// system_bus
module system_bus
	#(parameter DATA_WIDTH = 8, 
	parameter ADDR_WIDTH = 14, 
	parameter NO_OF_MASTER = 4, 
	parameter NO_OF_SLAVE = 8,
	parameter [NO_OF_SLAVE*ADDR_WIDTH-1:0] SLAVE_BASE_ADDR = {14'd10, 14'd20, 14'd30, 14'd40, 14'd50, 14'd60, 14'd70, 14'd80}, 
	parameter [NO_OF_SLAVE*ADDR_WIDTH-1:0] SLAVE_END_ADDR = {14'd19, 14'd29, 14'd39, 14'd49, 14'd59, 14'd69, 14'd79, 14'd89}
	) 
	(
	input clk,
	input reset_n,
	input [ADDR_WIDTH*NO_OF_MASTER-1:0]  addr_avm, 
	output [DATA_WIDTH*NO_OF_MASTER-1:0]  readdata_avm,
	input [DATA_WIDTH*NO_OF_MASTER-1:0]  writedata_avm, 
	input [NO_OF_MASTER-1:0]  readen_avm,
	input [NO_OF_MASTER-1:0]  writeen_avm,
	output [NO_OF_MASTER-1:0]  readvalid_avm,
	output [NO_OF_MASTER-1:0]  writevalid_avm,
	input [NO_OF_MASTER-1:0]  waitrequest_avm,
	input [4*NO_OF_MASTER-1:0]priority_no,
	output [ADDR_WIDTH*NO_OF_SLAVE-1:0]  addr_avs,
	input [DATA_WIDTH*NO_OF_SLAVE-1:0]  readdata_avs,
	output [DATA_WIDTH*NO_OF_SLAVE-1:0]  writedata_avs,
	output [NO_OF_SLAVE-1:0]  readen_avs,
	output [NO_OF_SLAVE-1:0]  writeen_avs,
	input [NO_OF_SLAVE-1:0]  readvalid_avs,
	input [NO_OF_SLAVE-1:0]  writevalid_avs,
	output reg [NO_OF_SLAVE-1:0]  waitrequest_avs
	);
For scale: roughly 4,200 cells after synthesis, about 660 flip-flops, roughly 440 I/O pins, ~34,000 um^2 of cells after synthesis.
Settings: LEC_CHECK=0, ABC_AREA=1, CAP_MARGIN=15, CELL_PAD_IN_SITES_DETAIL_PLACEMENT=1, CELL_PAD_IN_SITES_GLOBAL_PLACEMENT=0, CORE_ASPECT_RATIO=0.61, CORE_MARGIN=4, CORE_UTILIZATION=40, GPL_TIMING_DRIVEN=0, HOLD_SLACK_MARGIN=0.12, MAX_ROUTING_LAYER=met4, MIN_ROUTING_LAYER=met2, SLEW_MARGIN=5; clock period 4.36 ns.
run.sh (not shown) runs the stock make flow with config.mk's settings and CLKGATE_MAP_FILE=.
The first run never finished: it broke off in global routing (5_1_grt) (GRT-0116).
Rerun with:
Settings changed: CAP_MARGIN 15 to 25, CELL_PAD_IN_SITES_DETAIL_PLACEMENT 1 to unset, CELL_PAD_IN_SITES_GLOBAL_PLACEMENT 0 to 3, CORE_MARGIN 4 to 2, GPL_TIMING_DRIVEN 0 to unset, HOLD_SLACK_MARGIN 0.12 to unset, MIN_ROUTING_LAYER met2 to unset.
Clock period 4.36 ns to 8.98 ns, I/O delays scaled along.
Effect: With this change the flow completed without violations. Area after synthesis does not change. Die area shrinks by 2.7%. Synthesized cell count stays the same.
Rerun with:
Settings changed: ABC_AREA 1 to unset, CAP_MARGIN 25 to 20, CELL_PAD_IN_SITES_GLOBAL_PLACEMENT 3 to unset, CORE_ASPECT_RATIO 0.61 to unset, MAX_ROUTING_LAYER met4 to unset, PLACE_DENSITY set to 0.6, SLEW_MARGIN 5 to 20.
Clock period 8.98 ns to 5.19 ns, I/O delays scaled along.
Die size went down by 5.8%; core utilization rose by 1.0 points; power came out higher by 97%; clock-buffer cell count goes up by 17; clock power grows by 96%; hold slack improved by 7.2 ps; final area shrinks by 4.0%.
Rerun with:
Settings changed: CAP_MARGIN 20 to 25, CELL_PAD_IN_SITES_GLOBAL_PLACEMENT set to 3, PLACE_DENSITY 0.6 to unset, SLEW_MARGIN 20 to 5.
Clock period 5.19 ns to 8.98 ns, I/O delays scaled along.
Power goes down by 41%.
Worst setup slack improved by 2700 ps.
Cell count barely changes.
Die area stays the same.
Worst hold slack improved by 15 ps.
Wire length goes up by 5.1%.
Global-route usage goes up by 1.2 points.
Clock skew stays flat.

========
Setup of job 102:
Starting RTL as in the previous note.
==> flow/design.v (excerpt) <==
module system_bus
	#(parameter DATA_WIDTH = 8, 
	parameter ADDR_WIDTH = 14, 
	parameter NO_OF_MASTER = 4, 
	parameter NO_OF_SLAVE = 8,
	parameter [NO_OF_SLAVE*ADDR_WIDTH-1:0] SLAVE_BASE_ADDR = {14'd10, 14'd20, 14'd30, 14'd40, 14'd50, 14'd60, 14'd70, 14'd80}, 
	parameter [NO_OF_SLAVE*ADDR_WIDTH-1:0] SLAVE_END_ADDR = {14'd19, 14'd29, 14'd39, 14'd49, 14'd59, 14'd69, 14'd79, 14'd89}
	) 
	(
	input clk,
	input reset_n,
	input [ADDR_WIDTH*NO_OF_MASTER-1:0]  addr_avm, 
	output [DATA_WIDTH*NO_OF_MASTER-1:0]  readdata_avm,
	input [DATA_WIDTH*NO_OF_MASTER-1:0]  writedata_avm, 
	input [NO_OF_MASTER-1:0]  readen_avm,
	input [NO_OF_MASTER-1:0]  writeen_avm,
	output [NO_OF_MASTER-1:0]  readvalid_avm,
	output [NO_OF_MASTER-1:0]  writevalid_avm,
	input [NO_OF_MASTER-1:0]  waitrequest_avm,
	input [4*NO_OF_MASTER-1:0]priority_no,
	output [ADDR_WIDTH*NO_OF_SLAVE-1:0]  addr_avs,
	input [DATA_WIDTH*NO_OF_SLAVE-1:0]  readdata_avs,
	output [DATA_WIDTH*NO_OF_SLAVE-1:0]  writedata_avs,
	output [NO_OF_SLAVE-1:0]  readen_avs,
	output [NO_OF_SLAVE-1:0]  writeen_avs,
	input [NO_OF_SLAVE-1:0]  readvalid_avs,
	input [NO_OF_SLAVE-1:0]  writevalid_avs,
	output reg [NO_OF_SLAVE-1:0]  waitrequest_avs
	);
export LEC_CHECK = 0
export CAP_MARGIN = 20
export CORE_MARGIN = 2
export CORE_UTILIZATION = 72
export CTS_CLUSTER_SIZE = 32
export PLACE_DENSITY_LB_ADDON = 0.0
export SETUP_SLACK_MARGIN = 1.32
export SLEW_MARGIN = 20
create_clock -name core_clock -period 4.54 [get_ports {clk}]
Stage in which a tool error killed job 102: global routing.
Setup changes, job 102 to job 105
--- a/flow/config.mk
+++ b/flow/config.mk
@@ -10,4 +10,2 @@
-export CORE_UTILIZATION = 72
-export CTS_CLUSTER_SIZE = 32
-export PLACE_DENSITY_LB_ADDON = 0.0
-export SETUP_SLACK_MARGIN = 1.32
+export CORE_UTILIZATION = 40
+export PLACE_DENSITY = 0.6
==> flow/constraint.sdc <==
create_clock -name core_clock -period 4.3 [get_ports {clk}]
set_input_delay 0.8600 -clock core_clock [delete_from_list [all_inputs] [get_ports {clk}]]
set_output_delay 0.8600 -clock core_clock [all_outputs]
set_load 0.01 [all_outputs]
Results
Count of standard-cell rows (job 102 / job 105): 0.75. Going from job 102 to job 105, the buffers inserted during post-CTS setup optimization was found to have gone down by 83. Total die size (job 105 / job 102): 1.8. Core utilization before placement, job 105 and job 102, higher one = job 102. Per the comparison of job 105 with job 102, die boundary width has increased, synthesized area was more or less identical. Diff job 105..job 102 | number of standard cells after synthesis | unchanged. Cell resize tally after clock tree synthesis, job 105 and job 102, lower one = job 105. The flow did not stop early for job 105: all stages ran, and the layout cleared the timing, DRC and antenna checks. Job 105 vs. job 102: height of the chip shows an increase of about 34%; number of library cell types mapped by synthesis barely changed; number of cell instances after yosys synthesis closely matched the old numbers.
Power is estimated from default activity; no workload was simulated.
